Setup of run A:
// cardinal_router
module cardinal_router 
#(
    parameter PACKET_SIZE = 64
)
(
    input clk, reset,                     
    output polarity,
    input cwsi,                          
    output cwri,                         
    input [PACKET_SIZE - 1:0] cwdi,      
    input ccwsi,                         
    output ccwri,                        
    input [PACKET_SIZE - 1:0] ccwdi,     
    input pesi,                          
    output peri,                         
    input [PACKET_SIZE - 1:0] pedi,      
    output cwso,                         
    input cwro,                          
    output [PACKET_SIZE - 1:0] cwdo,     
    output ccwso,                        
    input ccwro,                         
    output [PACKET_SIZE - 1:0] ccwdo,    
    output peso,                         
    input pero,                          
    output [PACKET_SIZE - 1:0] pedo      
);
    wire fullCwi0, fullCwi1, fullCcwi0, fullCcwi1, fullPei0, fullPei1;
    wire emptyCwi0, emptyCwi1, emptyCcwi0, emptyCcwi1, emptyPei0, emptyPei1;
    reg rdEnableCwi0, rdEnableCwi1, rdEnableCcwi0, rdEnableCcwi1, rdEnablePei0, rdEnablePei1;
    reg wrEnableCwi0, wrEnableCwi1, wrEnableCcwi0, wrEnableCcwi1, wrEnablePei0, wrEnablePei1;
    wire [PACKET_SIZE - 1:0] dataCwi0, dataCwi1, dataCcwi0, dataCcwi1, dataPei0, dataPei1;
    bufferDepth1 bufCwi0
    (
        .clk(clk),
        .reset(reset),
        .full(fullCwi0),
        .empty(emptyCwi0),
  ...
For scale: about 780 flip-flops, ~400 I/O pins.
clock: 6.07 ns
lec_check: 0
cap_margin: 20
cell_pad_in_sites_detail_placement: 1
cell_pad_in_sites_global_placement: 3
core_margin: 2
core_utilization: 18
cts_cluster_diameter: 313
gpl_timing_driven: 1
place_density_lb_addon: 0.18
setup_slack_margin: 0.46
slew_margin: 40
run.sh (not shown) runs the stock make flow with config.mk's settings and CLKGATE_MAP_FILE=.
Run A went all the way through synthesis, placement and routing and the layout is clean on timing, DRC and antenna.
Modified inputs, run B compared to run A
# run A
export LEC_CHECK = 0
export CAP_MARGIN = 20
export CELL_PAD_IN_SITES_DETAIL_PLACEMENT = 1
export CELL_PAD_IN_SITES_GLOBAL_PLACEMENT = 3
export CORE_MARGIN = 2
export CORE_UTILIZATION = 18
export CTS_CLUSTER_DIAMETER = 313
export GPL_TIMING_DRIVEN = 1
export PLACE_DENSITY_LB_ADDON = 0.18
export SETUP_SLACK_MARGIN = 0.46
export SLEW_MARGIN = 40
create_clock -name core_clock -period 6.07 [get_ports {clk}]
# run B
export LEC_CHECK = 0
export CAP_MARGIN = 20
export CELL_PAD_IN_SITES_DETAIL_PLACEMENT = 1
export CORE_MARGIN = 2
export CORE_UTILIZATION = 62
export CTS_CLUSTER_DIAMETER = 244
export GPL_ROUTABILITY_DRIVEN = 1
export PLACE_DENSITY = 0.6
export SLEW_MARGIN = 20
create_clock -name core_clock -period 4.66 [get_ports {clk}]
- Of run A and run B, only run B never reached the final stage.
- Changes observed in run B relative to run A: overall die height saw a decrease, mean cell area of the mapped netlist saw little to no change, total instance count after detailed placement saw a decrease.
- From run A to run B, share of the yosys chip area belonging to registers did not move at all.
- Relative to run A, placeable core area has decreased by 71% in run B.
- Run A → run B: die footprint fell about 70%, site row count saw a decrease, pre-CTS setup slack moved down.
- Reported for run B and run A, mux share of post-synthesis cell area turned out identical to the last digit.
For run C, these inputs were changed with respect to run B:
# run B
export LEC_CHECK = 0
export CAP_MARGIN = 20
export CELL_PAD_IN_SITES_DETAIL_PLACEMENT = 1
export CORE_MARGIN = 2
export CORE_UTILIZATION = 62
export CTS_CLUSTER_DIAMETER = 244
export GPL_ROUTABILITY_DRIVEN = 1
export PLACE_DENSITY = 0.6
export SLEW_MARGIN = 20
create_clock -name core_clock -period 4.66 [get_ports {clk}]
# run C
export LEC_CHECK = 0
export CAP_MARGIN = 20
export CORE_MARGIN = 2
export CORE_UTILIZATION = 61
export MAX_ROUTING_LAYER = met4
export SLEW_MARGIN = 20
create_clock -name core_clock -period 2.36 [get_ports {clk}]
Notes after the runs:
The flow completed for run C, but it is not clean: the layout still shows negative setup slack.
Between run C and run B, the number of cells in the design after placement is higher for run C.
Against run B, run C comes in 0.80% higher on placeable core area.
As far as area reported by Yosys stat goes, run C and run B are indistinguishable; the numbers are identical.
#### Input delta (run D over run C)
# run C
export LEC_CHECK = 0
export CAP_MARGIN = 20
export CORE_MARGIN = 2
export CORE_UTILIZATION = 61
export MAX_ROUTING_LAYER = met4
export SLEW_MARGIN = 20
create_clock -name core_clock -period 2.36 [get_ports {clk}]
# run D
export LEC_CHECK = 0
export CAP_MARGIN = 20
export CORE_MARGIN = 2
export CORE_UTILIZATION = 67
export CTS_CLUSTER_SIZE = 37
export MAX_ROUTING_LAYER = met4
export SLEW_MARGIN = 20
create_clock -name core_clock -period 2.01 [get_ports {clk}]
==> comparison <==
Run D never completed, since it errored out during global routing. Relative to run C, number of placed instances with taps included has decreased by about 0.8% in run D. Core region area: run D vs run C down 9.1%. Run D — total die size 8.8% lower, run C as reference. Changes observed in run D relative to run C: number of placement rows went down about 5%; worst slack at placement lower; maximum buffer depth of the clock tree has remained practically unchanged; starting density of the core higher. Half-perimeter wire length after detailed placement, run C and run D, lower one = run C.

cardinal_router again, from the RTL that the note above started with.
clock: 3.59 ns
lec_check: 0
cap_margin: 20
core_margin: 2
core_utilization: 40
slew_margin: 20
Then changed:
Settings changed: CORE_UTILIZATION 40 to 68, CTS_CLUSTER_SIZE set to 37, MAX_ROUTING_LAYER set to met4.
Clock period 3.59 ns to 2.61 ns, I/O delays scaled along.
=>
- This time the run ran to the end with violations: setup timing
- die area fell by 41%
- non-clock buffer count rose by 137
- area after synthesis does not change
- hold slack degrades by 0.27 ns
- flip-flop count stays the same
- clock-buffer cell count fell by 3
- utilization rose by 39 points
- design area rose by 4.3%
- cell count fell by 6.0%
- total power rose by 38%
- clock power rose by 27%
Then changed:
Settings changed: CORE_UTILIZATION 68 to 67, MAX_ROUTING_LAYER met4 to unset, SETUP_SLACK_MARGIN set to 0.52.
Clock period 2.61 ns to 2.0 ns, I/O delays scaled along.
Result: This time the run died in 5_1_grt; die area grows by 1.5%; synthesized area stays the same; synthesized cell count is unchanged.
Power figures rest on the tool's default switching activity, not on a simulated workload.
